build 48:
// wrapper
module wrapper #(
    parameter DATA_WIDTH = 32,
    parameter ADDR_WIDTH = 8,
    parameter RESP_WIDTH = 3
)
(
    input s3_axi_aclk,
    input s3_axi_aresetn,
    input [ADDR_WIDTH-1:0] s3_axi_awaddr,
    input s3_axi_awvalid,
    output wire s3_axi_awready,
    input [DATA_WIDTH-1:0] s3_axi_wdata,
    input [DATA_WIDTH/8:0] s3_axi_wstrb,
    input s3_axi_wvalid,
    output wire s3_axi_wready,
    output wire [RESP_WIDTH - 1:0] s3_axi_bresp,
    output wire s3_axi_bvalid,
    input s3_axi_bready,
    input [ADDR_WIDTH-1:0] s3_axi_araddr,
    input s3_axi_arvalid,
    output wire s3_axi_arready,
    output wire [DATA_WIDTH-1:0] s3_axi_rdata,
    output wire [RESP_WIDTH - 1:0] s3_axi_rresp,
    output wire s3_axi_rvalid,
    input s3_axi_rready
);
Size: about 650 flip-flops.
make LEC_CHECK=0 ABC_AREA=0 CAP_MARGIN=20 CORE_MARGIN=2 CORE_UTILIZATION=72 CTS_CLUSTER_DIAMETER=332 CTS_CLUSTER_SIZE=21 GPL_TIMING_DRIVEN=1 MAX_ROUTING_LAYER=met5 PLACE_DENSITY_LB_ADDON=0.0 SETUP_SLACK_MARGIN=0.88 SLEW_MARGIN=20 finish   # period 8.31 ns
run.sh (not shown) runs the stock make flow with config.mk's settings and CLKGATE_MAP_FILE=.
Build 48: PASS, flow complete, no timing, DRC or antenna violations
Setup changes, build 48 to build 14
# build 48
export LEC_CHECK = 0
export ABC_AREA = 0
export CAP_MARGIN = 20
export CORE_MARGIN = 2
export CORE_UTILIZATION = 72
export CTS_CLUSTER_DIAMETER = 332
export CTS_CLUSTER_SIZE = 21
export GPL_TIMING_DRIVEN = 1
export MAX_ROUTING_LAYER = met5
export PLACE_DENSITY_LB_ADDON = 0.0
export SETUP_SLACK_MARGIN = 0.88
export SLEW_MARGIN = 20
create_clock -name core_clock -period 8.31 [get_ports {s3_axi_aclk}]
# build 14
export LEC_CHECK = 0
export CAP_MARGIN = 20
export CORE_MARGIN = 2
export CORE_UTILIZATION = 40
export SLEW_MARGIN = 20
create_clock -name core_clock -period 9.39 [get_ports {s3_axi_aclk}]
==> results <==
Going from build 48 to build 14, the sequential share of power was found to have gone down by 13 points. [build 14 vs build 48] area of all placed cells without fillers: lower in build 14. [compare] base=build 48 new=build 14: non-clock buffer count has decreased, synthesized area comparable, combinational power has decreased, required time of the worst setup path up 1050 ps. In the reports for build 48 and build 14, the larger portion of the layout cell area used by non-clock buffers belongs to build 48. Per the comparison of build 14 with build 48, total antenna diodes in the routed design picked up an extra 1, area growth from synthesis to layout dropped 2.3 points.
#### Input delta (build 22 over build 14)
# build 14
export LEC_CHECK = 0
export CAP_MARGIN = 20
export CORE_MARGIN = 2
export CORE_UTILIZATION = 40
export SLEW_MARGIN = 20
create_clock -name core_clock -period 9.39 [get_ports {s3_axi_aclk}]
# build 22
export LEC_CHECK = 0
export CAP_MARGIN = 20
export CORE_MARGIN = 2
export CORE_UTILIZATION = 61
export SLEW_MARGIN = 20
create_clock -name core_clock -period 7.3 [get_ports {s3_axi_aclk}]
==> comparison <==
- From the logs: build 22 reached the end of the flow and failed the layout checks with negative setup slack.
- Build 22 vs. build 14: utilization after layout picked up an extra 29 points; clock-buffer cell count rose 1.
- Worst hold slack: build 22 worse than build 14
- Build 22 has less setup slack than build 14.
- Worst slack after detailed placement, build 14 and build 22: lower on build 22
- Delta (build 22 minus build 14): maximum frequency from static timing analysis now larger, detail-routed via count per cell now larger, HPWL after detailed placement now larger.
- [build 22 vs build 14] maximum number of pins on one net before global-route repair: lower in build 22
- Comparing build 14 and build 22, the higher total wirelength of the detailed-routed design is on build 22.
- | routed via count | build 22 vs build 14 | worse |
The following lists how build 50 was set up differently from build 22:
# build 22
export LEC_CHECK = 0
export CAP_MARGIN = 20
export CORE_MARGIN = 2
export CORE_UTILIZATION = 61
export SLEW_MARGIN = 20
create_clock -name core_clock -period 7.3 [get_ports {s3_axi_aclk}]
# build 50
export LEC_CHECK = 0
export ABC_AREA = 1
export CAP_MARGIN = 20
export CORE_MARGIN = 2
export CORE_UTILIZATION = 66
export SETUP_SLACK_MARGIN = -0.5
export SLEW_MARGIN = 20
create_clock -name core_clock -period 7.45 [get_ports {s3_axi_aclk}]
Findings:
- Highest-delay cell along the critical path: sky130_fd_sc_hd__fa_2 -> build 22, sky130_fd_sc_hd__dfxtp_1 -> build 50
- On number of fill cells: between build 22 and build 50, it ends up higher for build 22.
- Delta(wire length per cell, build 50 - build 22) < 0
- In build 50 the implementation completed, yet the final layout does not meet the checks, the culprit being negative setup slack.
- Between build 50 and build 22, it is build 50 whose part of the power in registers is higher, by 0.3 points.
- Count of clock-buffer cells in the layout on build 50 is down relative to build 22.
- Leakage power of the design (build 50 / build 22): 1.19
- Build 50 contains more vias than build 22.
- [compare] base=build 22 new=build 50: final design instance area without fill shrank by 2.5%, met2 wirelength from detailed routing picked up an extra 2.8 mm, clock share of power went down.
The following lists how build 8 was set up differently from build 50:
# build 50
export LEC_CHECK = 0
export ABC_AREA = 1
export CAP_MARGIN = 20
export CORE_MARGIN = 2
export CORE_UTILIZATION = 66
export SETUP_SLACK_MARGIN = -0.5
export SLEW_MARGIN = 20
create_clock -name core_clock -period 7.45 [get_ports {s3_axi_aclk}]
# build 8
export LEC_CHECK = 0
export CAP_MARGIN = 20
export CORE_MARGIN = 2
export CORE_UTILIZATION = 66
export SETUP_SLACK_MARGIN = 1.25
export SLEW_MARGIN = 20
create_clock -name core_clock -period 8.68 [get_ports {s3_axi_aclk}]
### Flow results
Every stage of build 50 finished as expected; the final checks, on the other hand, flagged negative setup slack, which means the layout fails.
Build 8 closes out successfully: all stages finished, all timing, DRC and antenna checks passed.
Power shrinks by more than 10% when moving from build 50 to build 8.
Delta(share of cell area taken by muxes after synthesis, build 8 - build 50) > 0
Critical path startpoint = multiplier_instiate.operandB[8]: build 8; critical path startpoint = multiplier_instiate.operandB[27]: build 50
Build 8 vs. build 50: count of clock-buffer cells in the layout shows a reduction of 2, final setup TNS moved up.
Compared with build 50, build 8 shows a lower post-layout period usage of the worst path.
Of the two values seen for slowest stage cell on the critical path, sky130_fd_sc_hd__dfxtp_1 was produced by build 50 and sky130_fd_sc_hd__fa_1 by build 8.
Fraction of area in multi-input gates was higher in build 8 than in build 50.
[inputs] build 60 vs build 8
# build 8
export LEC_CHECK = 0
export CAP_MARGIN = 20
export CORE_MARGIN = 2
export CORE_UTILIZATION = 66
export SETUP_SLACK_MARGIN = 1.25
export SLEW_MARGIN = 20
create_clock -name core_clock -period 8.68 [get_ports {s3_axi_aclk}]
# build 60
export LEC_CHECK = 0
export CAP_MARGIN = 20
export CORE_MARGIN = 2
export CORE_UTILIZATION = 40
export CTS_CLUSTER_DIAMETER = 236
export SLEW_MARGIN = 20
export TNS_END_PERCENT = 45
create_clock -name core_clock -period 10.0 [get_ports {s3_axi_aclk}]
Results
Compare build 60 and build 8 | setup slack lower: build 8. The final reports for build 60 and build 8 show number of buffer and inverter instances along the worst setup path lower in the former. In build 60 the summed area of non-filler cells in the final layout turned out 0.0030 mm^2 lower than in build 8.

---

## oak
wrapper again, from the RTL that the note above started with.
export LEC_CHECK = 0
export ABC_AREA = 1
export CAP_MARGIN = 25
export CELL_PAD_IN_SITES_DETAIL_PLACEMENT = 2
export CELL_PAD_IN_SITES_GLOBAL_PLACEMENT = 3
export CORE_MARGIN = 2
export CORE_UTILIZATION = 55
export CTS_CLUSTER_DIAMETER = 366
export CTS_CLUSTER_SIZE = 40
export GPL_ROUTABILITY_DRIVEN = 0
export GPL_TIMING_DRIVEN = 0
export HOLD_SLACK_MARGIN = 0.11
export MAX_ROUTING_LAYER = met5
export PLACE_DENSITY_LB_ADDON = 0.05
export SETUP_SLACK_MARGIN = 2.72
export SLEW_MARGIN = 40
export TNS_END_PERCENT = 50
create_clock -name core_clock -period 12.2 [get_ports {s3_axi_aclk}]
oak did not finish; a tool error ended it in 3_1_place_gp_skip_io.
Edits applied to the flow inputs when going from oak to pine:
==> flow/config.mk <==
export PLATFORM = sky130hd
export DESIGN_NAME = wrapper
export DESIGN_NICKNAME = wrapper
export VERILOG_FILES = /design/flow/design.v
export SDC_FILE = /design/flow/constraint.sdc
export NUM_CORES = 4
export LEC_CHECK = 0
export CAP_MARGIN = 20
export CORE_MARGIN = 2
export CORE_UTILIZATION = 72
export PLACE_DENSITY_LB_ADDON = 0.0
export SLEW_MARGIN = 20
==> flow/constraint.sdc <==
create_clock -name core_clock -period 7.71 [get_ports {s3_axi_aclk}]
set_input_delay 1.5420 -clock core_clock [delete_from_list [all_inputs] [get_ports {s3_axi_aclk}]]
set_output_delay 1.5420 -clock core_clock [all_outputs]
set_load 0.01 [all_outputs]
Notes after the runs:
What the final checks of pine revealed, after a flow that finished every stage, was a layout that fails on setup timing. Changes observed in pine relative to oak: number of standard cells after synthesis fell 1453; basic-gate share of the synthesized area counting and, or, nand and nor cells fell 1.5 points; xor and xnor fraction of the mapped netlist area grew by 0.37 points. pine vs. oak: core box area went down by about 26%, netlist area before placement now sits lower, floorplan die area dropped 26%. When pine is set beside oak, its yosys-reported design area after synthesis turns out to be 3.3% smaller.
Input-level comparison between birch and pine:
--- a/flow/config.mk
+++ b/flow/config.mk
@@ -9,4 +9,3 @@
 export CORE_MARGIN = 2
-export CORE_UTILIZATION = 72
-export PLACE_DENSITY_LB_ADDON = 0.0
+export CORE_UTILIZATION = 40
 export SLEW_MARGIN = 20
==> flow/constraint.sdc <==
create_clock -name core_clock -period 7.78 [get_ports {s3_axi_aclk}]
set_input_delay 1.5560 -clock core_clock [delete_from_list [all_inputs] [get_ports {s3_axi_aclk}]]
set_output_delay 1.5560 -clock core_clock [all_outputs]
set_load 0.01 [all_outputs]
Notes after the runs:
In birch the implementation completed, yet the final layout does not meet the checks, the culprit being setup timing.
Compared with pine, birch ends up with more cell area.
Against pine, birch comes in 0.46% lower on total wire length.
For share of power burned in combinational logic, pine and birch come out practically identical.
The following lists how maple was set up differently from birch:
==> flow/constraint.sdc <==
create_clock -name core_clock -period 10.0 [get_ports {s3_axi_aclk}]
set_input_delay 2.0000 -clock core_clock [delete_from_list [all_inputs] [get_ports {s3_axi_aclk}]]
set_output_delay 2.0000 -clock core_clock [all_outputs]
set_load 0.01 [all_outputs]
[summary]
Clock-net power was lower in the run labelled maple. Diff birch -> maple: power fell by 22%; I/O pin count ~0 delta. In the metrics for birch and maple, the one carrying the higher number of instances resized during post-cts repair is birch. Status: met1 track utilization from global routing parity (maple, birch). maple: flow completed, timing, DRC and antenna clean. Going from birch to maple, final period utilization shrinks by 12 points. In the flow results for birch and maple, the hold slack is larger on birch. Sequential portion of the cell area ended up 1.3 points higher on maple than on birch. Of the two values seen for start point of the critical path, multiplier_instiate.operandA[7] was produced by maple and multiplier_instiate.operandA[17] by birch. On clock input transition at the sequential cells of the worst setup and hold paths, birch and maple are neck and neck.

---

## run 1
wrapper again, from the RTL that the note above started with.
Settings: LEC_CHECK=0, CAP_MARGIN=5, CORE_MARGIN=2, CORE_UTILIZATION=72, CTS_CLUSTER_SIZE=57, MAX_ROUTING_LAYER=met4, PLACE_DENSITY_LB_ADDON=0.0, SETUP_SLACK_MARGIN=1.9, SLEW_MARGIN=20; clock period 6.5 ns.
To summarise run 1: no stage aborted, but the layout did not pass its checks, failing on setup timing.
## Diff of input files: run 2 against run 1
- clearing CTS_CLUSTER_SIZE, which used to be 57
- swapping 72 for 13 in CORE_UTILIZATION
- clearing PLACE_DENSITY_LB_ADDON, which used to be 0.0
- swapping 5 for 20 in CAP_MARGIN
- clearing SETUP_SLACK_MARGIN, which used to be 1.9
- clearing MAX_ROUTING_LAYER, which used to be met4
- swapping 6.5 for 10.0 in the clock period (ns, I/O delays scaled along)
Results
In run 1 the implementation completed, yet the final layout does not meet the checks, the culprit being setup timing.
Run 2: all stages complete, timing, DRC and antenna checks passed
Measured against run 1, the clock network power of run 2 comes out at 0.70 times the reference value.
The tap cell count in run 1 is 0.18 times that in run 2.
Side by side, final setup violation count turned out lower in run 2 than in run 1.
The standard cells in run 2 occupy less silicon area than those in run 1 do.
Run 2 ended up with the clock network as its main power-consuming group; run 1 ended up with sequential cells.
Run 2 vs run 1 — power dropped by more than a quarter
Run 2 ended up with multiplier_instiate.operandA[18] as its launching instance or port of the critical path; run 1 ended up with multiplier_instiate.operandB[2].
Between run 2 and run 1, routed length per instance is lower for run 2, run 1 comes in above that.
--- input diff run 2..run 3 ---
- changing CORE_UTILIZATION from 13 to 72
- setting PLACE_DENSITY_LB_ADDON to 0.0 for the first time
- changing the clock period (ns, I/O delays scaled along) from 10.0 to 7.62
Results
[run 3] flow finished | final checks: failed | reasons: setup timing. Compared with run 2, run 3 is the more power-hungry design. Comparing run 3 and run 2, the higher final cell count without fillers was measured on run 2. Detailed placer's ending HPWL went down by a few percent going from run 2 to run 3. Compare run 3 and run 2 | transition time at the pin with the least slew margin higher: run 3.
diff inputs: run 3 => run 4
- CORE_UTILIZATION changed from 72 to 66
- PLACE_DENSITY_LB_ADDON removed (was 0.0)
- the clock period (ns, I/O delays scaled along) changed from 7.62 to 7.52
## What came out
- Run 4 vs run 3: total length of routed met2 wires up slightly
- Of run 3 and run 4, the run reporting the higher transition time of the tightest slew-check pin was run 4.
- | largest fanout on the critical path | higher: run 4 |
- Die size delta (run 4 − run 3): unfavourable
- Launch point of the critical path: multiplier_instiate.operandA[16] -> run 4, multiplier_instiate.operandB[27] -> run 3
- Delta (run 4 minus run 3): maximum clock frequency rose about 3%, power flat, sequential share of layout area saw a decrease.
- Changes observed in run 4 relative to run 3: number of standard cells in the final layout excluding fillers went up, floorplan core density went down.
- Run 4 completed end to end; final checks failed (setup timing).
- Run 3: all stages done; final checks FAILED (setup timing).
The following lists how run 5 was set up differently from run 4:
- setting PLACE_DENSITY_LB_ADDON to 0.0 for the first time
- setting CTS_CLUSTER_SIZE to 57 for the first time
- changing CORE_UTILIZATION from 66 to 72
--- outcome ---
Complete run, failing final checks: run 5, reason setup timing.
Looking only at worst hold slack, and setting everything else aside, the lower value of run 5 and run 4 goes to run 4.
The first-iteration DRC count number comes out higher for run 5 vs run 4.
Clock power across run 5 and run 4: no real change.
Across both runs, filler cell count was lower for run 5 than for run 4.
Arrival time of data at the critical path endpoint was higher in the run labelled run 5.
From run 4 to run 5 the numbers moved as follows: post-route cell area comparable, clock period minus worst slack now larger, critical path depth now larger.
Run 5 against run 4; die size is down by a little under 10%.
On critical path data required time, run 5 and run 4 are basically level.
Final weighted congestion of routability-driven global placement (lower): run 4

---

Setup of lagoon:
Starting RTL as in the previous note.
export LEC_CHECK = 0
export ABC_AREA = 0
export CAP_MARGIN = 20
export CORE_MARGIN = 2
export CORE_UTILIZATION = 66
export CTS_CLUSTER_SIZE = 97
export MAX_ROUTING_LAYER = met4
export MIN_ROUTING_LAYER = met1
export PLACE_DENSITY_LB_ADDON = 0.12
export SLEW_MARGIN = 20
export TNS_END_PERCENT = 55
create_clock -name core_clock -period 9.47 [get_ports {s3_axi_aclk}]
The following lists how violet was set up differently from lagoon:
- MIN_ROUTING_LAYER no longer set, was met1
- PLACE_DENSITY_LB_ADDON no longer set, was 0.12
- CTS_CLUSTER_DIAMETER now 28, previously not set
- CTS_CLUSTER_SIZE no longer set, was 97
- CORE_UTILIZATION now 72, was 66
- ABC_AREA no longer set, was 0
- SETUP_SLACK_MARGIN now 1.25, previously not set
- TNS_END_PERCENT no longer set, was 55
- the clock period (ns, I/O delays scaled along) now 8.68, was 9.47
Results
The run with more routed wire is violet, not lagoon.
violet vs. lagoon: final critical-path share of the clock period increased 0.17 points, minimum clock period decreased 0.72 ns, power dissipated in the clock network increased 89%, synthesized cell count essentially unchanged.
Changes in juniper relative to violet:
- CORE_UTILIZATION now 59, was 72
- MAX_ROUTING_LAYER no longer set, was met4
- SETUP_SLACK_MARGIN no longer set, was 1.25
- CTS_CLUSTER_DIAMETER no longer set, was 28
- the clock period (ns, I/O delays scaled along) now 5.22, was 8.68
--- outcome ---
Although juniper finished all stages, its layout failed final checks on negative setup slack. violet completed every stage of the flow, and the final layout passed the timing, DRC and antenna checks. Per the comparison of juniper with violet, total wirelength of the detailed-routed design now larger, number of cells on the worst reg-to-reg path now larger. Core util | juniper vs violet | juniper lower. [juniper] critical path depth rose 1 relative to violet. Compared with violet, juniper shows power spent charging and discharging nets that has gone up by more than a quarter. Summary of juniper over violet: power share of the clock group went down 9.8 points, wire length on met2 held. In the metrics for violet and juniper, the one carrying the higher met1 usage is violet.
Setup changes, juniper to cedar
- a change of CORE_UTILIZATION from 59 to 72
- an added CTS_CLUSTER_SIZE of 72
- an added PLACE_DENSITY_LB_ADDON of 0.0
- a change of the clock period (ns, I/O delays scaled along) from 5.22 to 7.41
Results
juniper: flow complete, layout not clean; failing: negative setup slack. The flow for cedar finished, though final verification flagged negative setup slack. Hold slack: juniper and cedar compared, lower one is cedar. In cedar relative to juniper, register area had gone down slightly. cedar vs juniper on post-detailed-route via-to-cell ratio: cedar is the higher one. NOTE: routed wire length in cedar exceeds that of juniper. The clock tree cell share of total cell area was comparable across juniper and cedar. Taking juniper as the reference, in cedar row count went down by 11; clock skew went up by 0.046 ns; via count went up by 2227; detailed-placement wirelength estimate went down by 9000 um.
Power and IR drop assume default switching activity.
